==> run a: inputs <==
// hbridgecontroller
module hbridgecontroller(
input PCLK, 				 
input PRESERN, 				 
input PSEL, 				 
input PENABLE, 				 
output wire PREADY, 		 
output wire PSLVERR,		 
input PWRITE,				 
input [31:0] PADDR,			 
input wire [31:0] PWDATA,	 
output reg [31:0] PRDATA,	 
output reg motor1_pwm,
output reg motor2_pwm,
output reg [1:0] motor1_ctrl,
output reg [1:0] motor2_ctrl
);
clock: 30.0 ns
lec_check: 0
cap_margin: 20
cell_pad_in_sites_detail_placement: 1
cell_pad_in_sites_global_placement: 3
core_margin: 2
core_utilization: 40
hold_slack_margin: 0.23
place_density_lb_addon: 0.19
slew_margin: 20
tns_end_percent: 50
run.sh (not shown) runs the stock make flow with config.mk's settings and CLKGATE_MAP_FILE=.
==> run b: changes against run a <==
Settings changed: CELL_PAD_IN_SITES_DETAIL_PLACEMENT 1 to unset, CELL_PAD_IN_SITES_GLOBAL_PLACEMENT 3 to unset, CORE_UTILIZATION 40 to 65, CTS_CLUSTER_DIAMETER set to 35, HOLD_SLACK_MARGIN 0.23 to unset, PLACE_DENSITY_LB_ADDON 0.19 to unset, TNS_END_PERCENT 50 to unset.
==> flow/constraint.sdc (replaced) <==
create_clock -name core_clock -period 15.4 [get_ports {PCLK}]
set_input_delay 3.0800 -clock core_clock [delete_from_list [all_inputs] [get_ports {PCLK}]]
set_output_delay 3.0800 -clock core_clock [all_outputs]
set_load 0.01 [all_outputs]
==> run c: changes against run a <==
Settings changed: ABC_AREA set to 1, CELL_PAD_IN_SITES_DETAIL_PLACEMENT 1 to unset, CELL_PAD_IN_SITES_GLOBAL_PLACEMENT 3 to unset, CORE_UTILIZATION 40 to 25, CTS_CLUSTER_DIAMETER set to 386, CTS_CLUSTER_SIZE set to 47, HOLD_SLACK_MARGIN 0.23 to unset, PLACE_DENSITY set to 0.9, PLACE_DENSITY_LB_ADDON 0.19 to unset, TNS_END_PERCENT 50 to unset.
==> run d: changes against run a <==
Settings changed: CELL_PAD_IN_SITES_DETAIL_PLACEMENT 1 to unset, CELL_PAD_IN_SITES_GLOBAL_PLACEMENT 3 to unset, CORE_UTILIZATION 40 to 61, HOLD_SLACK_MARGIN 0.23 to unset, PLACE_DENSITY_LB_ADDON 0.19 to unset, TNS_END_PERCENT 50 to unset.
==> flow/constraint.sdc (replaced) <==
create_clock -name core_clock -period 17.3 [get_ports {PCLK}]
set_input_delay 3.4600 -clock core_clock [delete_from_list [all_inputs] [get_ports {PCLK}]]
set_output_delay 3.4600 -clock core_clock [all_outputs]
set_load 0.01 [all_outputs]
==> metrics.csv <==
stage;metric;value;unit
status;status;aborted with a tool error;
status;Fail Step;global routing;
status;Error;[ERROR GRT-0232] Routing congestion too high. Check the congestion heatmap in the GUI.;
global_routing;met2 Use GR;1.09;
die;vertical die size;167;microns
clock_network;cts repair resizes;148;
synthesis;Post-Synth AOI/OAI Area;0.275;
synthesis;Post-Synth Adder-Cell Area;0.174;
placement;Post-Place Cell Area;22700;sq um
global_routing;grt met1 use;0.850;
die;floorplan core density;0.664;
placement;Final HPWL DP;49800;microns
global_routing;Total GRT Usage;0.901;
synthesis;post-synth area from yosys stat;17400;sq um
synthesis;Top area cell types;dfxtp_1 (15%), ha_1 (12%), fa_1 (5.1%);
# the run above: run b

==> metrics.csv <==
stage;metric;value;unit
worst_setup_path;Worst Setup EP;PRDATA[0];
clock_network;clk slew on worst S/H paths;70;ps
global_routing;met2 Use GR;0.466;
global_routing;Total GRT Usage;0.263;
placement;Post-Place Cell Area;18900;sq um
status;status;no timing/DRC/antenna violations;
placement;Final HPWL DP;47500;microns
sta;Final period util;0.813;
worst_setup_path;Register-to-Register Setup Slack;11790;ps
flow_run;Tool Warnings;53;
synthesis;post-synth area from yosys stat;17400;sq um
clock_network;cts repair resizes;0;
synthesis;Post-Synth Adder-Cell Area;0.174;
synthesis;MUX area fraction;0.0315;
sta;worst rel slew slack;0.279;
synthesis;Post-Synth AOI/OAI Area;0.275;
synthesis;Top area cell types;dfxtp_1 (15%), ha_1 (12%), fa_1 (5.1%);
die;vertical die size;212;microns
# the run above: run a

==> metrics.csv <==
stage;metric;value;unit
synthesis;Seq/Total Area, Yosys;0.155;
placement;Post-Place Cell Area;19800;sq um
placement;Final HPWL DP;41000;microns
global_routing;grt met1 use;0.459;
status;status;no timing/DRC/antenna violations;
worst_setup_path;Crit path depth;56;
global_routing;Total GRT Usage;0.335;
die;floorplan core density;0.622;
die;vertical die size;173;microns
clock_network;cts repair resizes;0;
synthesis;post-synth area from yosys stat;17400;sq um
finish;clock-cell share of area;0.0295;
sta;Max Freq;59.5;MHz
synthesis;Post-Synth AOI/OAI Area;0.275;
synthesis;Top area cell types;dfxtp_1 (15%), ha_1 (12%), fa_1 (5.1%);
synthesis;Post-Synth Adder-Cell Area;0.174;
global_routing;met2 Use GR;0.552;
# the run above: run d

==> metrics.csv <==
stage;metric;value;unit
status;status;no timing/DRC/antenna violations;
die;vertical die size;268;microns
pwr;Worst VDD drop;37.0;uV
synthesis;post-synth area from yosys stat;17500;sq um
clock_network;cts repair resizes;0;
synthesis;Post-Synth AOI/OAI Area;0.100;
synthesis;Top area cell types;dfxtp_1 (15%), ha_1 (12%), nand2_1 (11%);
placement;Final HPWL DP;33400;microns
synthesis;Post-Synth Adder-Cell Area;0.169;
finish;Non-clk bufs;95;
sta;final hold slack;443;ps
placement;Post-Place Cell Area;19300;sq um
worst_setup_path;CP delay by family, top;simple AND/OR/NAND/NOR gates;
worst_setup_path;arrival time at the worst endpoint;21350;ps
global_routing;grt met1 use;0.145;
synthesis;post-synth top area cell;dfxtp_1;
die;floorplan core density;0.254;
die;tap cells;931;
finish;Gate Area;12700;sq um
# the run above: run c


==> 09-06: inputs <==
hbridgecontroller again, from the RTL that the note above started with.
Settings: LEC_CHECK=0, ABC_AREA=0, CAP_MARGIN=20, CORE_MARGIN=2, CORE_UTILIZATION=71, PLACE_DENSITY_LB_ADDON=0.0, SETUP_SLACK_MARGIN=-1.0, SLEW_MARGIN=20; clock period 15.4 ns.
==> 08-11: changes against 09-06 <==
==> flow/config.mk (replaced) <==
export PLATFORM = sky130hd
export DESIGN_NAME = hbridgecontroller
export DESIGN_NICKNAME = hbridgecontroller
export VERILOG_FILES = /design/flow/design.v
export SDC_FILE = /design/flow/constraint.sdc
export NUM_CORES = 4
export LEC_CHECK = 0
export ABC_AREA = 1
export CAP_MARGIN = 20
export CORE_MARGIN = 2
export CORE_UTILIZATION = 71
export PLACE_DENSITY_LB_ADDON = 0.11
export SETUP_SLACK_MARGIN = 4.62
export SLEW_MARGIN = 20
==> 10-24: changes against 09-06 <==
==> flow/config.mk (replaced) <==
export PLATFORM = sky130hd
export DESIGN_NAME = hbridgecontroller
export DESIGN_NICKNAME = hbridgecontroller
export VERILOG_FILES = /design/flow/design.v
export SDC_FILE = /design/flow/constraint.sdc
export NUM_CORES = 4
export LEC_CHECK = 0
export CAP_MARGIN = 20
export CORE_MARGIN = 2
export CORE_UTILIZATION = 65
export CTS_CLUSTER_DIAMETER = 28
export SETUP_SLACK_MARGIN = 1.82
export SLEW_MARGIN = 20
==> flow/constraint.sdc (replaced) <==
create_clock -name core_clock -period 17.3 [get_ports {PCLK}]
set_input_delay 3.4600 -clock core_clock [delete_from_list [all_inputs] [get_ports {PCLK}]]
set_output_delay 3.4600 -clock core_clock [all_outputs]
set_load 0.01 [all_outputs]
==> results <==
Between 08-11 and 10-24, the lower synthesized area is in 10-24 (gap 0.59%, measured against 10-24). 09-06 did not get past 4_1_cts on DPL-0033. 08-11 did not get past 5_1_grt (GRT-0232). 10-24 passed the timing, DRC and antenna checks. Of 09-06 and 08-11, 08-11 has the higher die size (gap about 0.6%, measured against 08-11). In 10-24 the synthesized cell count is lower than in 08-11, by about 8%.
==> figures <==
quantity                                                                                10-24                   08-11                   09-06
Deepest clock path buffer count                                                             2                       2                       -
Die span in y                                                                   167.4 microns           160.8 microns           160.4 microns
Basic-gate share of the synthesized area counting and, or, nand and nor cells          24.24%                  40.87%                  24.24%
Root buf cell                                                                       clkbuf_16               clkbuf_16                       -
Netlist area before placement                                                    17,360 sq um            17,470 sq um            17,360 sq um
Post CTS Setup Buffer Count                                                                89                     134                       -
Synth Seq Share                                                                        15.45%                  15.36%                  15.45%
Yosys stat area                                                                  17,360 sq um            17,470 sq um            17,360 sq um
Horizontal die dimension                                                        167.4 microns           160.8 microns           160.4 microns
Post-CTS resize count                                                                     266                     287                       -
Synthesized-area fraction occupied by xor and xnor cells                               5.967%                  3.947%                  5.967%
FP Util                                                                                66.44%                  72.03%                  71.82%
Placed wire-length estimate                                                    42,420 microns          34,320 microns          54,890 microns
Number of clock buffers inserted by TritonCTS                                              17                      17                       -
Yosys top cell by instances                                                             inv_1                 nand2_1                   inv_1
Result of the run                                            no timing/DRC/antenna violations  stopped before the end  stopped before the end
Failing step                                                                                -                 5_1_grt                 4_1_cts
Die Size                                                                         28,040 sq um            25,870 sq um            25,720 sq um
Total cells reported by yosys after synthesis                                           2,271                   2,471                   2,271

==> 11-09: inputs <==
Starting RTL as in the previous note.
export LEC_CHECK = 0
export ABC_AREA = 1
export CAP_MARGIN = 20
export CELL_PAD_IN_SITES_DETAIL_PLACEMENT = 1
export CELL_PAD_IN_SITES_GLOBAL_PLACEMENT = 2
export CORE_MARGIN = 2
export CORE_UTILIZATION = 71
export CTS_CLUSTER_DIAMETER = 126
export GPL_ROUTABILITY_DRIVEN = 0
export MIN_ROUTING_LAYER = met2
export PLACE_DENSITY_LB_ADDON = 0.01
export SLEW_MARGIN = 30
export TNS_END_PERCENT = 50
create_clock -name core_clock -period 27.9 [get_ports {PCLK}]
==> 02-15: changes against 11-09 <==
==> flow/config.mk (replaced) <==
export PLATFORM = sky130hd
export DESIGN_NAME = hbridgecontroller
export DESIGN_NICKNAME = hbridgecontroller
export VERILOG_FILES = /design/flow/design.v
export SDC_FILE = /design/flow/constraint.sdc
export NUM_CORES = 4
export LEC_CHECK = 0
export CAP_MARGIN = 20
export CORE_MARGIN = 2
export CORE_UTILIZATION = 64
export CTS_CLUSTER_DIAMETER = 51
export SLEW_MARGIN = 20
export TNS_END_PERCENT = 5
==> flow/constraint.sdc (replaced) <==
create_clock -name core_clock -period 15.1 [get_ports {PCLK}]
set_input_delay 3.0200 -clock core_clock [delete_from_list [all_inputs] [get_ports {PCLK}]]
set_output_delay 3.0200 -clock core_clock [all_outputs]
set_load 0.01 [all_outputs]
==> 04-27: changes against 11-09 <==
==> flow/config.mk (replaced) <==
export PLATFORM = sky130hd
export DESIGN_NAME = hbridgecontroller
export DESIGN_NICKNAME = hbridgecontroller
export VERILOG_FILES = /design/flow/design.v
export SDC_FILE = /design/flow/constraint.sdc
export NUM_CORES = 4
export LEC_CHECK = 0
export ABC_AREA = 1
export CAP_MARGIN = 20
export CORE_MARGIN = 2
export CORE_UTILIZATION = 68
export SLEW_MARGIN = 20
==> flow/constraint.sdc (replaced) <==
create_clock -name core_clock -period 21.2 [get_ports {PCLK}]
set_input_delay 4.2400 -clock core_clock [delete_from_list [all_inputs] [get_ports {PCLK}]]
set_output_delay 4.2400 -clock core_clock [all_outputs]
set_load 0.01 [all_outputs]
==> 08-21: changes against 11-09 <==
==> flow/config.mk (replaced) <==
export PLATFORM = sky130hd
export DESIGN_NAME = hbridgecontroller
export DESIGN_NICKNAME = hbridgecontroller
export VERILOG_FILES = /design/flow/design.v
export SDC_FILE = /design/flow/constraint.sdc
export NUM_CORES = 4
export LEC_CHECK = 0
export ABC_AREA = 1
export CAP_MARGIN = 20
export CORE_MARGIN = 2
export CORE_UTILIZATION = 57
export CTS_CLUSTER_DIAMETER = 52
export CTS_CLUSTER_SIZE = 76
export SLEW_MARGIN = 20
==> flow/constraint.sdc (replaced) <==
create_clock -name core_clock -period 13.6 [get_ports {PCLK}]
set_input_delay 2.7200 -clock core_clock [delete_from_list [all_inputs] [get_ports {PCLK}]]
set_output_delay 2.7200 -clock core_clock [all_outputs]
set_load 0.01 [all_outputs]
==> impl_metrics.csv <==
group,metric,value,unit
logic_synthesis,synth_stat.cells,2471,
status,run_status,"finished clean",
logic_synthesis,synth.avg_cell_area,7.068,um2
floorplanning,dieArea,26980,um2
logic_synthesis,synth.top_cells.by_count,"531 x nand2_1, 395 x inv_1, 170 x nand3_1, 165 x ha_1, 136 x nand2_2",
logic_synthesis,synthesis.instances,2471,
logic_synthesis,yosys.area.top_type_share,15.36,%
logic_synthesis,simple_gate_area_share,40.87,%
floorplanning,initial_core_util,69.36,%
logic_synthesis,synthMuxAreaShare,0.1934,%
logic_synthesis,yosys_area,17470,um2
# the run above: 04-27

==> impl_metrics.csv <==
group,metric,value,unit
status,run_status,"stopped before the end",
status,outcome.stop_stage,"global placement without I/O (3_1_place_gp_skip_io)",
status,firstError,"[ERROR FLW-0024] Place density exceeds 1.0 (current PLACE_DENSITY_LB_ADDON =  0.01). Please check if the value of  PLACE_DENSITY_LB_ADDON is between 0 and 0.99.",
logic_synthesis,netlist.top_cell.by_instances,"nand2_1",
logic_synthesis,synth_stat.cells,2471,
logic_synthesis,yosys.area.top_type_share,15.36,%
logic_synthesis,synth.top_cells.by_count,"531 x nand2_1, 395 x inv_1, 170 x nand3_1, 165 x ha_1, 136 x nand2_2",
floorplanning,dieArea,25870,um2
logic_synthesis,yosys_area,17470,um2
logic_synthesis,simple_gate_area_share,40.87,%
logic_synthesis,synthMuxAreaShare,0.1934,%
floorplanning,initial_core_util,72.03,%
logic_synthesis,synthesis.instances,2471,
# the run above: 11-09

==> impl_metrics.csv <==
group,metric,value,unit
floorplanning,dieArea,28460,um2
logic_synthesis,yosys_area,17360,um2
logic_synthesis,yosys.area.top_type_share,15.45,%
logic_synthesis,netlist.top_cell.by_instances,"inv_1",
floorplanning,initial_core_util,64.79,%
logic_synthesis,synth.comb.largest_family,"AND-OR/OR-AND gates",
status,outcome.stop_stage,"global routing (5_1_grt)",
logic_synthesis,synth.top_cells.by_count,"187 x inv_1, 177 x nand2_1, 176 x nor2_1, 165 x ha_1, 139 x o21ai_0",
place,placed_cells,3180,
logic_synthesis,synth_stat.cells,2271,
global_routing,met3_usage,54.85,%
logic_synthesis,xor_area_share,5.967,%
status,run_status,"stopped before the end",
logic_synthesis,synthesis.instances,2271,
status,firstError,"[ERROR GRT-0232] Routing congestion too high. Check the congestion heatmap in the GUI.",
logic_synthesis,simple_gate_area_share,24.24,%
# the run above: 02-15

==> impl_metrics.csv <==
group,metric,value,unit
logic_synthesis,simple_gate_area_share,40.87,%
logic_synthesis,synth.avg_cell_area,7.068,um2
logic_synthesis,synthMuxAreaShare,0.1934,%
status,failed_checks,"negative setup slack",
status,run_status,"finished with violations",
logic_synthesis,synth_stat.cells,2471,
floorplanning,initial_core_util,57.55,%
final_timing,final_critical_path_setup_slack,-0.9650,ns
floorplanning,dieArea,32060,um2
logic_synthesis,yosys.area.top_type_share,15.36,%
logic_synthesis,synthesis.instances,2471,
power,pg_comb,616,uW
final_timing,setup_viol_count_final,3,
# the run above: 08-21


==> inputs of job 7579 <==
Starting RTL as in the previous note.
Settings: LEC_CHECK=0, ABC_AREA=1, CAP_MARGIN=20, CELL_PAD_IN_SITES_DETAIL_PLACEMENT=1, CELL_PAD_IN_SITES_GLOBAL_PLACEMENT=2, CORE_MARGIN=2, CORE_UTILIZATION=23, CTS_CLUSTER_DIAMETER=386, CTS_CLUSTER_SIZE=47, PLACE_DENSITY=0.9, SLEW_MARGIN=20; clock period 30.0 ns.
==> job 4532: changes against job 7579 <==
Settings changed: ABC_AREA 1 to not set, CELL_PAD_IN_SITES_DETAIL_PLACEMENT 1 to not set, CELL_PAD_IN_SITES_GLOBAL_PLACEMENT 2 to not set, CORE_UTILIZATION 23 to 40, CTS_CLUSTER_DIAMETER 386 to 155, CTS_CLUSTER_SIZE 47 to 100, PLACE_DENSITY 0.9 to not set, SETUP_SLACK_MARGIN set to 5.0.
==> comparison <==
Between job 4532 and job 7579, the lower sequential share of layout area is in job 7579 (gap 0.32 points). Against job 4532, the combinational power of job 7579 is larger by 10%. In job 7579 the maximum frequency is larger than in job 4532, by about 12%. Against job 4532, the non-clock buffer count of job 7579 is lower by 7. In job 4532 the power is smaller than in job 7579, by about 6%. In count of clock-buffer cells in the layout, job 7579 and job 4532 do not differ. Utilization: job 4532 is higher than job 7579 (19 points). Clock skew: job 4532 is lower than job 7579 (0.0093 ns). In sequential power, job 4532 and job 7579 hardly differ. In job 4532 the final cell count is lower than in job 7579, by about 17%. Between job 7579 and job 4532, the lower hold slack is in job 4532 (gap 0.0039 ns).
==> figures <==
metric	job 4532	job 7579
Power density over cell area	33.4 nW/µm²	34.6 nW/µm²
Hold path startpoint	PRDATA[9]$_DFF_P_	PRDATA[19]$_DFF_P_
Vias after detailed routing	17.2k	15.4k
Die x size	212 µm	280 µm
GRT Util Overall	22.8%	12.2%
Fraction of area in registers	13.8%	13.4%
Fraction of standard cell area in multi-input logic	70.7%	63.8%
Layout clock area frac	3.02%	3.05%
Post-route minimum period	23.65 ns	21.03 ns
Number of cells on the critical path	50	105
Simple logic cell fraction of the synthesized area	24.2%	40.9%
Power in the clock group	212 µW	224 µW
Post-layout period usage	78.8%	70.1%
Die height	212 µm	280 µm
Total met2 wirelength after detailed routing	23600 µm	22000 µm
Routed wire length per instance	17.3 µm	13.0 µm
Buffers plus inverters on the worst setup path	3	7
Multi-input gates	1908	1881
Switching power	236 µW	266 µW
Hold slack final	0.438 ns	0.442 ns
Cell count after synthesis	2271	2471
Result of the run	finished clean	finished clean
CP max stage cell	clkdlybuf4s50_1	nor2_2
Power is estimated from default activity; no workload was simulated.
